Design TM_ALU, start of the top module:
module TM_ALU (
    input  wire        clk,
    input  wire        reset,
    input  wire [7:0]  AvgTxLen,
    input  wire [7:0]  InstExed,
    input  wire [7:0]  CurTxLen,
    output wire [7:0]  AvgTxLen_new,
    output wire [7:0]  InstExed_new
);
Size in the first run: ~1500 cells after synthesis, roughly 42 I/O pins, about 10000 µm² of cells after synthesis.
Settings: LEC_CHECK=0, ABC_AREA=1, CAP_MARGIN=20, CORE_MARGIN=2, CORE_UTILIZATION=72, CTS_CLUSTER_DIAMETER=191, PLACE_DENSITY=0.65, SETUP_SLACK_MARGIN=-2.0, SLEW_MARGIN=20; clock period 23.6 ns.
run.sh (not shown) runs the stock make flow with config.mk's settings and CLKGATE_MAP_FILE=.
The starting point never finished: it broke off in 4_1_cts, error DPL-0038.
Rerun with:
Settings changed: CORE_UTILIZATION 72 to 58, CTS_CLUSTER_DIAMETER 191 to not set, PLACE_DENSITY 0.65 to not set, SETUP_SLACK_MARGIN -2.0 to not set.
Clock period 23.6 ns to 24.7 ns, I/O delays scaled along.
With this change the flow completed with no timing, DRC or antenna violations.
Die area rises by 23%.
Area after synthesis is unchanged.
Synthesized cell count is unchanged.
Rerun with:
Settings changed: CORE_UTILIZATION 58 to 70.
Clock period 24.7 ns to 14.3 ns, I/O delays scaled along.
With this change the flow failed in 4_1_cts with DPL-0038.
Synthesized area stays the same.
Synthesized cell count is unchanged.
Die area went down by about a fifth.

========
build 48:
Starting RTL as in the previous note.
==> flow/config.mk <==
export PLATFORM = sky130hd
export DESIGN_NAME = TM_ALU
export DESIGN_NICKNAME = TM_ALU
export VERILOG_FILES = /design/flow/design.v
export SDC_FILE = /design/flow/constraint.sdc
export NUM_CORES = 4
export LEC_CHECK = 0
export CAP_MARGIN = 20
export CORE_MARGIN = 5
export CORE_UTILIZATION = 31
export GPL_TIMING_DRIVEN = 0
export MAX_ROUTING_LAYER = met4
export PLACE_DENSITY = 0.64
export SETUP_SLACK_MARGIN = 1.07
export SLEW_MARGIN = 20
export TNS_END_PERCENT = 75
==> flow/constraint.sdc <==
create_clock -name core_clock -period 51.9 [get_ports {clk}]
set_input_delay 10.3800 -clock core_clock [delete_from_list [all_inputs] [get_ports {clk}]]
set_output_delay 10.3800 -clock core_clock [all_outputs]
set_load 0.01 [all_outputs]
Per the final summary, build 48 finished and its layout is clean on timing, DRC and antenna.
Modified inputs, build 17 compared to build 48
- a deleted SETUP_SLACK_MARGIN that had been 1.07
- a deleted TNS_END_PERCENT that had been 75
- a deleted MAX_ROUTING_LAYER that had been met4
- a change of CORE_UTILIZATION from 31 to 58
- a change of CORE_MARGIN from 5 to 2
- a deleted PLACE_DENSITY that had been 0.64
- a deleted GPL_TIMING_DRIVEN that had been 0
- a change of the clock period (ns, I/O delays scaled along) from 51.9 to 16.2
### Flow results
- Status(build 17) = ERROR, stage = global routing
- In the flow results for build 48 and build 17, the post-cts sizing count is smaller on build 48.
- Of build 48 and build 17, build 17 shows the higher number of buffers added on ports, with build 48 below it.
- Summary of build 17 over build 48: number of placed instances, taps included saw an increase; cell area after placement now sits higher.
- Changes observed in build 17 relative to build 48: and-or/or-and share of the synthesized area neither gained nor lost much; chip area estimate from yosys synthesis neither gained nor lost much; post-synthesis average cell area neither gained nor lost much.
- Diff build 48..build 17 | post-synthesis xor/xnor area fraction | unchanged
What build 16 does differently from build 17 at the input level:
- CORE_UTILIZATION: 58 -> 40
- the clock period (ns, I/O delays scaled along): 16.2 -> 30.0
==> results <==
Delta (build 16 minus build 17): adder and majority gate portion of the synthesized area now sits at about the same level, I/O pin count now sits at about the same level, placed cell count now sits lower, instance area at placement now sits lower.
Build 16 ran to completion and came out clean on the timing, DRC and antenna checks.
Comparing build 16 against build 17, there is no change at all in number of cell instances after yosys synthesis.
~same synthesized cell count in build 17 and build 16
Die size: build 16 exceeds build 17
Routability-driven placement congestion ratio on build 16 is up relative to build 17.
diff inputs: build 16 => build 56
- CORE_UTILIZATION: 40 -> 70
- HOLD_SLACK_MARGIN: unset -> 0.06
- CORE_MARGIN: 2 -> 5
- CAP_MARGIN: 20 -> 0
- SETUP_SLACK_MARGIN: unset -> -2.0
- ABC_AREA: unset -> 1
## What came out
Changes observed in build 56 relative to build 16: share of the final layout cell area in multi-input gates now sits lower; post-synthesis cell count now sits higher; synthesized area now sits higher. Setup slack: build 56 less than build 16. Build 16 → build 56: maximum frequency comparable; via count of the routed design now larger. Looking at main kind of combinational logic by area, the simple AND/OR/NAND/NOR gates result is from build 56; the adder cells one comes from build 16. Compared with build 16, build 56 shows overall fraction of global-route tracks in use higher by 7.0 points.

========
## run 1
Starting RTL as in the previous note.
clock: 25.7 ns
lec_check: 0
abc_area: 1
cap_margin: 35
core_aspect_ratio: 0.64
core_margin: 3
core_utilization: 57
cts_cluster_diameter: 119
cts_cluster_size: 96
hold_slack_margin: 0.01
place_density_lb_addon: 0.09
slew_margin: 30
tns_end_percent: 95
[inputs] run 2 vs run 1
- CORE_MARGIN changed from 3 to 2
- CAP_MARGIN changed from 35 to 20
- CORE_ASPECT_RATIO removed (was 0.64)
- TNS_END_PERCENT removed (was 95)
- SLEW_MARGIN changed from 30 to 20
- CTS_CLUSTER_DIAMETER removed (was 119)
- CTS_CLUSTER_SIZE removed (was 96)
- HOLD_SLACK_MARGIN removed (was 0.01)
- PLACE_DENSITY_LB_ADDON removed (was 0.09)
- CORE_UTILIZATION changed from 57 to 72
- the clock period (ns, I/O delays scaled along) changed from 25.7 to 43.8
Results
From run 2 to run 1, count of antenna diodes in the layout did not move at all.
From run 1 to run 2 the numbers moved as follows: wire length per cell after detailed routing shows a reduction of about 10%, highest cell delay on the worst timing path shows an increase of 50 ps.
Run 1 has a lower clock-cell share of area than run 2.
Compared to run 1, run 2 has minimum period implied by the final worst setup slack 5010 ps higher.
Relative to run 2, the following input files were edited for run 3:
- an added SETUP_SLACK_MARGIN of -1.36
- an added PLACE_DENSITY of 0.4
- a change of the clock period (ns, I/O delays scaled along) from 43.8 to 27.6
--- outcome ---
Every stage of the flow completed for run 3, and the final layout passed the timing, DRC and antenna checks. Summary — minimum setup slack in the final design, run 3 relative to run 2: lower, by 13,840 ps. Changes observed in run 3 relative to run 2: fraction of the mapped netlist area in compound gates did not really move, first-iteration DRC count went up.
Changes in run 4 relative to run 3:
- CTS_CLUSTER_SIZE now 10, previously not set
- PLACE_DENSITY no longer set, was 0.4
- TNS_END_PERCENT now 10, previously not set
- CTS_CLUSTER_DIAMETER now 365, previously not set
- SETUP_SLACK_MARGIN no longer set, was -1.36
- the clock period (ns, I/O delays scaled along) now 18.4, was 27.6
- FAIL run 4 @ clock tree synthesis: tool exited with error
- Run 3 and run 4 ended up with roughly the same xor-xnor portion of the synthesized cell area.
- Changes observed in run 4 relative to run 3: synthesized cell count saw little to no change; detailed placer's ending HPWL saw an increase; post-synthesis cell count from yosys saw little to no change; synthesized flop and latch total saw little to no change.
- Of run 4 and run 3, the higher instance area after placement belongs to run 4.
- Changes observed in run 4 relative to run 3: cell count after placement went up by about 17%; final weighted congestion in routability-driven placement closely matched the old numbers.

========
TM_ALU again, from the RTL that the note above started with.
clock: 14.3 ns
lec_check: 0
abc_area: 1
cap_margin: 20
core_margin: 2
core_utilization: 72
place_density: 0.82
slew_margin: 20
The first run ended with an error in clock tree synthesis.
Rerun with:
- CTS_CLUSTER_DIAMETER: unset -> 365
- CTS_CLUSTER_SIZE: unset -> 96
- PLACE_DENSITY: 0.82 -> unset
- TNS_END_PERCENT: unset -> 10
- clock period: 14.3 -> 18.4 ns (I/O delays scaled with it)
Effect:
- The new run ended with an error in clock tree synthesis
- die size stays the same
- synthesized cell count stays the same
- synthesized area stays the same
Rerun with:
- ABC_AREA: 1 -> unset
- CORE_UTILIZATION: 72 -> 40
- CTS_CLUSTER_DIAMETER: 365 -> unset
- CTS_CLUSTER_SIZE: 96 -> unset
- TNS_END_PERCENT: 10 -> unset
- clock period: 18.4 -> 29.0 ns (I/O delays scaled with it)
Now the flow completed with no timing, DRC or antenna violations.
Synthesized cell count goes down by about a fifth.
Synthesized area drops by a few percent.
Die size rose by well over a third.
Rerun with:
- HOLD_SLACK_MARGIN: unset -> -0.07
- PLACE_DENSITY_LB_ADDON: unset -> 0.06
- clock period: 29.0 -> 30.0 ns (I/O delays scaled with it)
Outcome:
- The new run produced a clean layout
- utilization drops by 0.74 points
- routed wire length climbs by 0.70%
- cell area drops by about 1.5%
- die area does not change
- global-route usage climbs by 0.42 points
- non-clock buffer count climbs by 2
- clock-buffer cell count drops by 3
- cell count stays flat
- fmax drops by 3.1%

========
Setup of run A:
The RTL this note starts from:
==> flow/design.v <==
module TM_ALU (
    input  wire        clk,
    input  wire        reset,
    input  wire [7:0]  AvgTxLen,
    input  wire [7:0]  InstExed,
    input  wire [7:0]  CurTxLen,
    output wire [7:0]  AvgTxLen_new,
    output wire [7:0]  InstExed_new
);
    reg [15:0] mac_result;  
    reg [7:0]  inc_result;
    reg [15:0] mac_reg;     
    reg [7:0]  inc_reg;      
    reg [7:0]  AvgTxLen_reg;  
    always @(posedge clk) begin
        if (reset) begin
            mac_reg      <= 0;
            inc_reg      <= 0;
            AvgTxLen_reg <= 0;
        end else begin
            mac_result     <= AvgTxLen * InstExed;
            mac_reg      <= mac_result + CurTxLen;
            inc_result     <= InstExed + 1;
            inc_reg      <= inc_result;
            AvgTxLen_reg <= AvgTxLen;  
        end
    end
    reg [7:0] AvgTxLen_new_reg;
    always @(posedge clk) begin
        if (reset) begin
            AvgTxLen_new_reg <= 0;
        end else begin
            if (inc_reg == 0) begin  
                AvgTxLen_new_reg <= 0;
            end else begin
                AvgTxLen_new_reg <= mac_reg / inc_reg;
            end
        end
    end
    assign AvgTxLen_new  = AvgTxLen_new_reg;
    assign InstExed_new = (reset) ? 8'b0 : AvgTxLen_reg;  
endmodule
make LEC_CHECK=0 CAP_MARGIN=25 CELL_PAD_IN_SITES_GLOBAL_PLACEMENT=1 CORE_ASPECT_RATIO=0.86 CORE_MARGIN=2 CORE_UTILIZATION=48 CTS_CLUSTER_DIAMETER=164 CTS_CLUSTER_SIZE=49 GPL_ROUTABILITY_DRIVEN=1 HOLD_SLACK_MARGIN=0.01 PLACE_DENSITY_LB_ADDON=0.09 SETUP_SLACK_MARGIN=4.31 SLEW_MARGIN=30 TNS_END_PERCENT=95 finish   # period 17.3 ns
No crash in run A: every stage finished, but the layout fails its final checks due to negative setup slack.
> inputs changed (run A -> run B)
==> flow/config.mk <==
export PLATFORM = sky130hd
export DESIGN_NAME = TM_ALU
export DESIGN_NICKNAME = TM_ALU
export VERILOG_FILES = /design/flow/design.v
export SDC_FILE = /design/flow/constraint.sdc
export NUM_CORES = 4
export LEC_CHECK = 0
export CAP_MARGIN = 20
export CORE_MARGIN = 2
export CORE_UTILIZATION = 66
export SETUP_SLACK_MARGIN = -1.87
export SLEW_MARGIN = 20
==> flow/constraint.sdc <==
create_clock -name core_clock -period 24.3 [get_ports {clk}]
set_input_delay 4.8600 -clock core_clock [delete_from_list [all_inputs] [get_ports {clk}]]
set_output_delay 4.8600 -clock core_clock [all_outputs]
set_load 0.01 [all_outputs]
==> comparison <==
- Run B did not finish; the tool stopped in global routing (5_1_grt) with error DPL-0038.
- Comparing run B with run A, the cell count after synthesis came out essentially unchanged.
- Height of the die: run B < run A
- Diff run A -> run B: cell count in the Yosys report roughly the same; area inside the core boundary lower.
- From run A to run B, chip area line of the yosys report did not move at all.
- Placement-stage cell area | run B below run A
For run C, these inputs were changed with respect to run B:
-- flow/config.mk --
<<< run B, line 8
export CAP_MARGIN = 20
export CORE_MARGIN = 2
export CORE_UTILIZATION = 66
export SETUP_SLACK_MARGIN = -1.87
export SLEW_MARGIN = 20
>>> run C, line 8
export CAP_MARGIN = 20
export CORE_MARGIN = 2
export CORE_UTILIZATION = 65
export CTS_CLUSTER_DIAMETER = 354
export SETUP_SLACK_MARGIN = -1.24
export SLEW_MARGIN = 20
==> flow/constraint.sdc <==
create_clock -name core_clock -period 16.3 [get_ports {clk}]
set_input_delay 3.2600 -clock core_clock [delete_from_list [all_inputs] [get_ports {clk}]]
set_output_delay 3.2600 -clock core_clock [all_outputs]
set_load 0.01 [all_outputs]
[summary]
In the summary table, run C is marked failed, with error DPL-0038 raised in clock tree synthesis (4_1_cts). What ended run B was a tool error in global routing (5_1_grt); the run never finished. [compare] base=run B new=run C: die footprint rose by about 1.5%, mean area per synthesized cell stayed essentially flat, die outline width rose by about 0.7%.

========
RTL: the design.v shown in full above, as it stands there.
export LEC_CHECK = 0
export ABC_AREA = 1
export CAP_MARGIN = 0
export CORE_ASPECT_RATIO = 0.64
export CORE_MARGIN = 2
export CORE_UTILIZATION = 72
export CTS_CLUSTER_DIAMETER = 119
export CTS_CLUSTER_SIZE = 75
export HOLD_SLACK_MARGIN = 0.01
export PLACE_DENSITY_LB_ADDON = 0.09
export SLEW_MARGIN = 30
export TNS_END_PERCENT = 95
create_clock -name core_clock -period 28.7 [get_ports {clk}]
The starting point produced a clean layout.
Then changed:
- CAP_MARGIN: 0 -> 20
- CORE_ASPECT_RATIO: 0.64 -> not set
- CTS_CLUSTER_DIAMETER: 119 -> not set
- HOLD_SLACK_MARGIN: 0.01 -> not set
- PLACE_DENSITY_LB_ADDON: 0.09 -> not set
- SETUP_SLACK_MARGIN: not set -> 3.74
- SLEW_MARGIN: 30 -> 20
- TNS_END_PERCENT: 95 -> not set
- clock period: 28.7 -> 14.3 ns (I/O delays scaled with it)
- Now the flow failed in clock tree synthesis (DPL-0038)
- synthesized cell count stays the same
- die size stays flat
- area after synthesis stays the same
Then changed:
- ABC_AREA: 1 -> not set
- CORE_UTILIZATION: 72 -> 17
- CTS_CLUSTER_SIZE: 75 -> not set
- SETUP_SLACK_MARGIN: 3.74 -> not set
- clock period: 14.3 -> 29.0 ns (I/O delays scaled with it)
=> The changed run finished with timing, DRC and antenna clean. Area after synthesis went down by a few percent. Synthesized cell count shrinks by about a fifth. Die area is higher to 4.0 times its value.
Then changed:
- ABC_AREA: not set -> 1
- CORE_UTILIZATION: 17 -> 70
- HOLD_SLACK_MARGIN: not set -> 0.3
- SETUP_SLACK_MARGIN: not set -> 3.74
- clock period: 29.0 -> 14.3 ns (I/O delays scaled with it)
What happened: With this change the flow stopped in clock tree synthesis on DPL-0038. Die area drops by about 70%. Synthesized area climbs by about 2.8%. Synthesized cell count climbs by about 26%.

========
// TM_ALU: RTL as listed in full above, without the edits since
clock: 30.0 ns
lec_check: 0
abc_area: 0
cap_margin: 5
core_aspect_ratio: 0.5
core_margin: 9
core_utilization: 40
cts_cluster_diameter: 346
cts_cluster_size: 86
hold_slack_margin: -0.09
place_density_lb_addon: 0.01
slew_margin: 20
tns_end_percent: 35
Edit:
Settings changed: ABC_AREA 0 to 1, CAP_MARGIN 5 to 20, CORE_ASPECT_RATIO 0.5 to not set, CORE_MARGIN 9 to 5, CORE_UTILIZATION 40 to 68, CTS_CLUSTER_DIAMETER 346 to not set, CTS_CLUSTER_SIZE 86 to not set, HOLD_SLACK_MARGIN -0.09 to 0.06, PLACE_DENSITY set to 0.42, PLACE_DENSITY_LB_ADDON 0.01 to not set, SETUP_SLACK_MARGIN set to -2.0, TNS_END_PERCENT 35 to not set.
What happened: Synthesized area is higher by a few percent. Final area is lower by a little under a tenth. Synthesized cell count is higher by a quarter to a third. Worst hold slack is about the same.

========
## wip/sierra
// TM_ALU: RTL as listed in full above, without the edits since
clock: 16.3 ns
lec_check: 0
cap_margin: 20
core_margin: 2
core_utilization: 71
cts_cluster_diameter: 37
cts_cluster_size: 22
hold_slack_margin: 0.29
setup_slack_margin: 4.06
slew_margin: 20
Status(wip/sierra) = ERROR, stage = 3_5_place_dp
Modified inputs, wip/yarrow compared to wip/sierra
Settings: CTS_CLUSTER_DIAMETER: 37 -> 354; CORE_UTILIZATION: 71 -> 72; SETUP_SLACK_MARGIN: 4.06 -> -1.24.
### Flow results
Tool error DPL-0033 stopped wip/sierra during 3_5_place_dp; no final results. In the summary table, wip/yarrow is marked failed, with error DPL-0038 raised in 4_1_cts. Diff wip/yarrow..wip/sierra | post-synth area from yosys stat | unchanged. Reported for wip/yarrow and wip/sierra, simple-gate area share of the yosys netlist turned out identical to the last digit. Height of the die went down slightly going from wip/sierra to wip/yarrow. wip/yarrow against wip/sierra: area of the chip lost 200 um2; count of standard-cell rows neither gained nor lost much.
Inputs modified between wip/yarrow and wip/ember:
Settings: setting MAX_ROUTING_LAYER to met4 for the first time.
--- outcome ---
Site row count across wip/yarrow and wip/ember: no real change. wip/ember -> wip/yarrow: post-synthesis cell count delta 0, exact match. From wip/yarrow to wip/ember, proportion of synthesized flip-flops having asynchronous set or reset did not move at all. Sequential cell area fraction in the yosys report came out exactly the same in wip/yarrow and wip/ember. Compared with wip/yarrow, in wip/ember die size roughly the same, routability-driven placement congestion ratio higher, aoi/oai-family share of the synthesized area roughly the same, core area roughly the same. Stage in which a tool error killed wip/ember: 4_1_cts. wip/yarrow -> wip/ember: fraction of the mapped netlist area in adder cells delta 0, exact match.
Changes in wip/lagoon relative to wip/ember:
Settings: MAX_ROUTING_LAYER: met4 -> unset; CORE_UTILIZATION: 72 -> 71.
FAIL wip/lagoon @ 4_1_cts: tool exited with error. Of wip/lagoon and wip/ember, wip/ember shows the lower number of placed instances with taps included, with wip/lagoon above it. Per the comparison of wip/lagoon with wip/ember, number of library cell types mapped by synthesis held steady, vertical die dimension has increased. Compared with wip/ember, wip/lagoon shows die outline width that has gone up slightly. Re synthesized area: no difference whatsoever between wip/lagoon and wip/ember. Between wip/lagoon and wip/ember, the area of the core region is higher for wip/lagoon. Min die area across wip/lagoon and wip/ember: wip/ember. Relative to wip/ember, the routability congestion estimate from global placement of wip/lagoon is lower by 6.1%. The instance area at placement in wip/lagoon sits 0.33% above the value recorded for wip/ember. Reported for wip/lagoon and wip/ember, async set-or-reset flop fraction in the synthesized netlist turned out identical to the last digit.
